==> flow/design.v <==
`timescale 1ns / 1ps
module mem32 (
    input Clk,                
    input rst,              
    input wr,         
    input rd,            
    input [3:0] in_add,      
    input [31:0] Data_in_32,  
    output reg [31:0] Data_out_32,  
    output reg valid
);
    reg [7:0] A [0:15];  
    always @(posedge Clk or posedge rst) begin
        if (rst) begin
            Data_out_32 <= 32'b0;
            valid <= 0;
        end else begin
            case ({wr, rd}) 
                2'b10: begin
                    if (in_add <= 12) begin  
                        A[in_add]     <= Data_in_32[7:0];    
                        A[in_add + 1] <= Data_in_32[15:8];   
                        A[in_add + 2] <= Data_in_32[23:16];  
                        A[in_add + 3] <= Data_in_32[31:24];  
                        valid <= 0;
                    end
                end
                2'b01: begin
                    if (in_add <= 12) begin  
                        Data_out_32[7:0]    <= A[in_add];      
                        Data_out_32[15:8]   <= A[in_add + 1];  
                        Data_out_32[23:16]  <= A[in_add + 2];  
                        Data_out_32[31:24]  <= A[in_add + 3]; 
                        valid <= 1; 
                    end else begin
                        Data_out_32 <= 32'b0; 
                        valid <= 0; 
                    end
                end
                default: begin
                    Data_out_32 <= 32'b0;  
                    valid <= 0;
                end
            endcase
        end
    end
endmodule
Settings: LEC_CHECK=0, ABC_AREA=0, CAP_MARGIN=20, CORE_ASPECT_RATIO=0.85, CORE_MARGIN=2, CORE_UTILIZATION=72, CTS_CLUSTER_DIAMETER=103, CTS_CLUSTER_SIZE=83, HOLD_SLACK_MARGIN=-0.09, MAX_ROUTING_LAYER=met4, PLACE_DENSITY=0.35, SETUP_SLACK_MARGIN=0.69, SLEW_MARGIN=20; clock period 2.7 ns.
run.sh (not shown) runs the stock make flow with config.mk's settings and CLKGATE_MAP_FILE=.
The baseline failed in clock tree synthesis.
Rerun with:
- ABC_AREA: 0 -> not set
- CORE_ASPECT_RATIO: 0.85 -> not set
- CORE_UTILIZATION: 72 -> 40
- CTS_CLUSTER_DIAMETER: 103 -> not set
- CTS_CLUSTER_SIZE: 83 -> not set
- HOLD_SLACK_MARGIN: -0.09 -> not set
- MAX_ROUTING_LAYER: met4 -> not set
- PLACE_DENSITY: 0.35 -> not set
- SETUP_SLACK_MARGIN: 0.69 -> not set
- clock period: 2.7 -> 5.0 ns (I/O delays scaled with it)
Effect: This time the run went through all stages and came out clean; synthesized area stays the same; synthesized cell count stays the same; die area rises by 77%.
Rerun with:
- CORE_ASPECT_RATIO: not set -> 0.52
- CTS_CLUSTER_SIZE: not set -> 86
- GPL_ROUTABILITY_DRIVEN: not set -> 0
- MIN_ROUTING_LAYER: not set -> met2
- SLEW_MARGIN: 20 -> 10
- TNS_END_PERCENT: not set -> 90
- clock period: 5.0 -> 3.48 ns (I/O delays scaled with it)
Now the flow stopped in global routing (GRT-0116).
Synthesized area stays the same.
Synthesized cell count does not change.
Die size is about the same.
Rerun with:
- CORE_ASPECT_RATIO: 0.52 -> 1.68
- CORE_MARGIN: 2 -> 9
- CORE_UTILIZATION: 40 -> 55
- CTS_CLUSTER_DIAMETER: not set -> 330
- CTS_CLUSTER_SIZE: 86 -> 98
- GPL_ROUTABILITY_DRIVEN: 0 -> not set
- MIN_ROUTING_LAYER: met2 -> not set
- PLACE_DENSITY: not set -> 0.36
- SETUP_SLACK_MARGIN: not set -> 0.99
- SLEW_MARGIN: 10 -> 20
- TNS_END_PERCENT: 90 -> 5
- clock period: 3.48 -> 5.0 ns (I/O delays scaled with it)
The new run produced a clean layout.
Die area is lower by 13%.
Synthesized cell count is unchanged.
Area after synthesis does not change.
Rerun with:
- CORE_ASPECT_RATIO: 1.68 -> not set
- CORE_MARGIN: 9 -> 2
- CORE_UTILIZATION: 55 -> 65
- CTS_CLUSTER_DIAMETER: 330 -> not set
- CTS_CLUSTER_SIZE: 98 -> not set
- HOLD_SLACK_MARGIN: not set -> 0.29
- PLACE_DENSITY: 0.36 -> not set
- SETUP_SLACK_MARGIN: 0.99 -> -0.15
- clock period: 5.0 -> 2.46 ns (I/O delays scaled with it)
Outcome: This time the run aborted during global routing, error GRT-0116; die area came out lower by a quarter to a third; area after synthesis is unchanged; synthesized cell count is unchanged.
